==> v23: inputs <==
Design axis_uart_v1_0, start of the top module:
module axis_uart_v1_0 #(
	parameter integer BAUD_PRESCALER = 10,	 
	parameter integer PARITY = 0, 			 
	parameter integer BYTE_SIZE = 8, 		 
	parameter integer STOP_BITS = 0, 		 
	parameter integer FIFO_DEPTH = 16,		 
	parameter integer FLOW_CONTROL = 1,		 
	parameter integer DYNAMIC_CONFIG = 1	 
)
(
	input wire aclk,
	input wire aresetn,
	input wire [23:0]s_axis_config_tdata,	 
	input wire s_axis_config_tvalid,
	output wire s_axis_config_tready,
	input wire [15:0]s_axis_tdata,
	input wire s_axis_tvalid,
	output wire s_axis_tready,
	output wire [15:0]m_axis_tdata,
	output wire m_axis_tuser,				 
	output wire m_axis_tvalid,
	input wire m_axis_tready,
	output wire tx,
	input wire rx,
	output wire rts,						 
	input wire cts							 
);
==> flow/config.mk <==
export PLATFORM = sky130hd
export DESIGN_NAME = axis_uart_v1_0
export DESIGN_NICKNAME = axis_uart_v1_0
export VERILOG_FILES = /design/flow/design.v
export SDC_FILE = /design/flow/constraint.sdc
export NUM_CORES = 4
export LEC_CHECK = 0
export ABC_AREA = 1
export CAP_MARGIN = 0
export CELL_PAD_IN_SITES_GLOBAL_PLACEMENT = 0
export CORE_ASPECT_RATIO = 0.56
export CORE_MARGIN = 2
export CORE_UTILIZATION = 42
export GPL_ROUTABILITY_DRIVEN = 1
export MAX_ROUTING_LAYER = met5
export PLACE_DENSITY_LB_ADDON = 0.3
export SLEW_MARGIN = 20
==> flow/constraint.sdc <==
create_clock -name core_clock -period 9.81 [get_ports {aclk}]
set_input_delay 1.9620 -clock core_clock [delete_from_list [all_inputs] [get_ports {aclk}]]
set_output_delay 1.9620 -clock core_clock [all_outputs]
set_load 0.01 [all_outputs]
run.sh (not shown) runs the stock make flow with config.mk's settings and CLKGATE_MAP_FILE=.
==> v16 (differences from v23) <==
Settings changed: ABC_AREA 1 to default, CELL_PAD_IN_SITES_GLOBAL_PLACEMENT 0 to 1, CORE_ASPECT_RATIO 0.56 to 1.86, CORE_UTILIZATION 42 to 63, CTS_CLUSTER_DIAMETER from default to 302, GPL_ROUTABILITY_DRIVEN 1 to default, HOLD_SLACK_MARGIN from default to 0.14, MAX_ROUTING_LAYER met5 to met4, PLACE_DENSITY_LB_ADDON 0.3 to default.
==> flow/constraint.sdc (replaced) <==
create_clock -name core_clock -period 4.55 [get_ports {aclk}]
set_input_delay 0.9100 -clock core_clock [delete_from_list [all_inputs] [get_ports {aclk}]]
set_output_delay 0.9100 -clock core_clock [all_outputs]
set_load 0.01 [all_outputs]
==> v19 (differences from v23) <==
Settings changed: ABC_AREA 1 to default, CAP_MARGIN 0 to 40, CELL_PAD_IN_SITES_GLOBAL_PLACEMENT 0 to default, CORE_ASPECT_RATIO 0.56 to default, CORE_UTILIZATION 42 to 72, CTS_CLUSTER_DIAMETER from default to 200, GPL_ROUTABILITY_DRIVEN 1 to 0, MAX_ROUTING_LAYER met5 to default, PLACE_DENSITY_LB_ADDON 0.3 to default, SETUP_SLACK_MARGIN from default to 0.33, SLEW_MARGIN 20 to 40.
==> flow/constraint.sdc (replaced) <==
create_clock -name core_clock -period 3.26 [get_ports {aclk}]
set_input_delay 0.6520 -clock core_clock [delete_from_list [all_inputs] [get_ports {aclk}]]
set_output_delay 0.6520 -clock core_clock [all_outputs]
set_load 0.01 [all_outputs]
==> v24 (differences from v23) <==
Settings changed: ABC_AREA 1 to default, CAP_MARGIN 0 to 20, CELL_PAD_IN_SITES_GLOBAL_PLACEMENT 0 to default, CORE_ASPECT_RATIO 0.56 to default, CORE_UTILIZATION 42 to 63, GPL_ROUTABILITY_DRIVEN 1 to default, MAX_ROUTING_LAYER met5 to met4, PLACE_DENSITY_LB_ADDON 0.3 to default.
==> flow/constraint.sdc (replaced) <==
create_clock -name core_clock -period 8.0 [get_ports {aclk}]
set_input_delay 1.6000 -clock core_clock [delete_from_list [all_inputs] [get_ports {aclk}]]
set_output_delay 1.6000 -clock core_clock [all_outputs]
set_load 0.01 [all_outputs]
==> summary of the runs <==
- v16 passed the timing, design-rule and antenna checks. v23 finished clean. v19 finished but failed the layout checks on setup timing. v24 completed with no timing, DRC or antenna violations.
- Against v19, the clock power of v23 is lower by 67%.
- Against v23, the synthesized area of v19 is higher by 1.4%.
- Die size: v19 < v24 < v16 < v23.
- Via count: v16 < v24 < v19 < v23.
- The lowest final area belongs to v23, the highest to v19.
- In v23 the sequential power is lower than in v16, by about 54%.
- Flip-flop count is the same in v16 and v24.
- First-iteration DRC count: v24 is larger than v16 (about 33%).
- Non-clock buffer count: v24 is lower than v19 (150).
==> figures <==
item                                                                                                                            v16                                                    v23                                              v19                                              v24
Status                                                                                                      complete, no violations                                complete, no violations                         finished with violations                          complete, no violations
Layout check failures                                                                                                             -                                                      -                                     setup timing                                                -
Reg2Reg Depth                                                                                                                    10                                                     11                                               12                                                9
Most instantiated library cell after synthesis                                                            sky130_fd_sc_hd__edfxtp_1                                sky130_fd_sc_hd__nor2_1                        sky130_fd_sc_hd__edfxtp_1                        sky130_fd_sc_hd__edfxtp_1
Average size of a mapped cell                                                                                             12.29 µm²                                              9.030 µm²                                        12.29 µm²                                        12.29 µm²
Pre-CTS setup slack                                                                                                       0.7250 ns                                               3.272 ns                                      -0.02649 ns                                         3.024 ns
Endpoint, Worst Hold                                                                uart_rx_inst.edge_detect_inst.sig_ff[0]$_DFF_P_     uart_rx_inst.fifo_sync_inst.data[15][12]$_DFFE_PP_  uart_rx_inst.edge_detect_inst.sig_ff[0]$_DFF_P_  uart_rx_inst.edge_detect_inst.sig_ff[0]$_DFF_P_
Final core utilization                                                                                                       0.7036                                                 0.4697                                           0.8699                                           0.7047
Pwr/cell area                                                                                                          441.7 nW/µm²                                           219.9 nW/µm²                                     616.1 nW/µm²                                     252.0 nW/µm²
Number of buffer and inverter stages on the critical path                                                                         2                                                      3                                                4                                                2
Maximum number of pins on one net before global-route repair                                                                     68                                                     80                                               86                                               65
Period Utilization, post-route                                                                                               0.9355                                                 0.6578                                            1.052                                           0.6940
Hold slack                                                                                                                0.3931 ns                                              0.4316 ns                                        0.4374 ns                                        0.4139 ns
Endpoint of the worst register-to-register path                                               uart_rx_inst.byte_cnt[6]$_SDFFE_PN0P_  uart_rx_inst.fifo_sync_inst.data[5][13]$_SDFFCE_PN0P_                    uart_tx_inst.state[4]$_DFF_P_             uart_tx_inst.tx_data[0]$_SDFFE_PN0P_
Met3 usage                                                                                                                  0.03359                                                 0.1332                                          0.06066                                          0.03826
Post-synthesis compound-gate area fraction                                                                                  0.05975                                                 0.1185                                          0.05975                                          0.05975
Number of distinct library cell variants in the gate-level netlist after synthesis                                               86                                                     50                                               86                                               86
Starting utilization of the core area                                                                                        0.6357                                                 0.4249                                           0.7313                                           0.6362
Post-Synth Adder-Cell Area                                                                                                  0.01995                                                0.02024                                          0.01995                                          0.01995
Number of optimization iterations in the first detailed-route pass                                                                9                                                      6                                                7                                                7
Most frequent cell on the critical path                                                                     sky130_fd_sc_hd__mux4_2                                                      -                                                -                          sky130_fd_sc_hd__mux4_2

========
==> inputs of 02-20 <==
Starting RTL as in the previous note.
clock: 3.27 ns
lec_check: 0
abc_area: 1
cap_margin: 20
core_margin: 2
core_utilization: 72
cts_cluster_diameter: 393
cts_cluster_size: 17
gpl_routability_driven: 0
hold_slack_margin: 0.29
place_density_lb_addon: 0.01
setup_slack_margin: 0.45
slew_margin: 20
==> 06-03: changes against 02-20 <==
Settings changed: ABC_AREA 1 to unset, CTS_CLUSTER_DIAMETER 393 to unset, CTS_CLUSTER_SIZE 17 to unset, GPL_ROUTABILITY_DRIVEN 0 to unset, HOLD_SLACK_MARGIN 0.29 to unset, SETUP_SLACK_MARGIN 0.45 to 0.93.
==> 09-02: changes against 02-20 <==
Settings changed: ABC_AREA 1 to unset, CORE_UTILIZATION 72 to 67, CTS_CLUSTER_DIAMETER 393 to 331, CTS_CLUSTER_SIZE 17 to 33, GPL_ROUTABILITY_DRIVEN 0 to unset, HOLD_SLACK_MARGIN 0.29 to unset, PLACE_DENSITY_LB_ADDON 0.01 to unset, SETUP_SLACK_MARGIN 0.45 to unset.
==> flow/constraint.sdc (replaced) <==
create_clock -name core_clock -period 6.48 [get_ports {aclk}]
set_input_delay 1.2960 -clock core_clock [delete_from_list [all_inputs] [get_ports {aclk}]]
set_output_delay 1.2960 -clock core_clock [all_outputs]
set_load 0.01 [all_outputs]
==> 01-04: changes against 02-20 <==
Settings changed: ABC_AREA 1 to 0, CELL_PAD_IN_SITES_DETAIL_PLACEMENT set to 2, CORE_ASPECT_RATIO set to 0.86, CORE_MARGIN 2 to 10, CORE_UTILIZATION 72 to 18, CTS_CLUSTER_DIAMETER 393 to unset, CTS_CLUSTER_SIZE 17 to unset, HOLD_SLACK_MARGIN 0.29 to unset, MAX_ROUTING_LAYER set to met4, MIN_ROUTING_LAYER set to met2, PLACE_DENSITY_LB_ADDON 0.01 to 0.14, SETUP_SLACK_MARGIN 0.45 to unset.
==> flow/constraint.sdc (replaced) <==
create_clock -name core_clock -period 4.15 [get_ports {aclk}]
set_input_delay 0.8300 -clock core_clock [delete_from_list [all_inputs] [get_ports {aclk}]]
set_output_delay 0.8300 -clock core_clock [all_outputs]
set_load 0.01 [all_outputs]
==> summary of the runs <==
Die size: 06-03 is higher than 02-20 (1.4%). 09-02 ran to the end with no violations. 02-20 passed the timing, design-rule and antenna checks. 06-03 completed, yet does not pass: negative setup slack. 01-04 completed without violations. The lowest via count belongs to 09-02, the highest to 01-04. Clock skew: 06-03 < 09-02 < 02-20 < 01-04. The lowest total power belongs to 09-02, the highest to 06-03. The lowest critical path depth belongs to 09-02, the highest to 02-20. Synthesized cell count: 06-03 is lower than 02-20 (about 25%).

========
==> 02-11: inputs <==
Starting RTL as in the previous note.
make LEC_CHECK=0 ABC_AREA=1 CAP_MARGIN=20 CORE_MARGIN=2 CORE_UTILIZATION=72 CTS_CLUSTER_SIZE=76 HOLD_SLACK_MARGIN=0.29 PLACE_DENSITY_LB_ADDON=0.01 SETUP_SLACK_MARGIN=0.45 SLEW_MARGIN=20 finish   # period 3.27 ns
==> 02-19: changes against 02-11 <==
==> flow/config.mk (replaced) <==
export PLATFORM = sky130hd
export DESIGN_NAME = axis_uart_v1_0
export DESIGN_NICKNAME = axis_uart_v1_0
export VERILOG_FILES = /design/flow/design.v
export SDC_FILE = /design/flow/constraint.sdc
export NUM_CORES = 4
export LEC_CHECK = 0
export CAP_MARGIN = 0
export CORE_MARGIN = 2
export CORE_UTILIZATION = 68
export CTS_CLUSTER_DIAMETER = 351
export CTS_CLUSTER_SIZE = 26
export GPL_TIMING_DRIVEN = 1
export PLACE_DENSITY_LB_ADDON = 0.04
export SETUP_SLACK_MARGIN = 0.59
export SLEW_MARGIN = 20
export TNS_END_PERCENT = 30
==> flow/constraint.sdc (replaced) <==
create_clock -name core_clock -period 3.22 [get_ports {aclk}]
set_input_delay 0.6440 -clock core_clock [delete_from_list [all_inputs] [get_ports {aclk}]]
set_output_delay 0.6440 -clock core_clock [all_outputs]
set_load 0.01 [all_outputs]
==> results <==
Against 02-11, the worst setup slack of 02-19 is lower by 0.46 ns.
Between 02-19 and 02-11, the lower non-clock buffer count is in 02-11 (gap 107).
In 02-19 the global-route usage is lower than in 02-11, by 8.0 points.
Of 02-19 and 02-11, 02-11 has the higher core utilization (gap 5.2 points).
In 02-11 the via count is higher than in 02-19, by about 27%.
Sequential cell count is the same in 02-19 and 02-11.
02-11 passed the timing, design-rule and antenna checks. 02-19 reached the layout checks and failed them: negative setup slack.
Power: 02-19 is smaller than 02-11 (16%).
==> figures <==
| metric | 02-19 | 02-11 |
|---|---|---|
| Post-synthesis xor/xnor area fraction | 3.33% | 1.97% |
| Mapped Nets | 3,021 | 4,019 |
| Clock buffers and inverters, area share | 2.35% | 6.19% |
| Post-route clock skew | 0.0258 ns | 0.0188 ns |
| Fraction of post-synthesis cell area in the top cell type by area | 44.3% | 44.9% |
| Setup slack on the worst flop-to-flop path | 0.21 ns | 0.54 ns |
| Internal cell power | 16,200 uW | 18,400 uW |
| Result of the run | complete, but fails checks | no timing/DRC/antenna violations |
| Layout check failures | negative setup slack | - |
| Die extent in x | 234 um | 226 um |
| Total non-filler cell area in the finished layout | 41,200 um2 | 40,900 um2 |
| Worst max-slew margin expressed relative to the limit | 26.3% | 30.8% |
| Area of the core region | 52,300 um2 | 48,700 um2 |
| Synth mux share | 11.1% | 0.396% |
| Sequential group share of total power | 50.1% | 41.6% |
| DIE HEIGHT | 234 um | 226 um |
Power figures rest on the tool's default switching activity, not on a simulated workload.
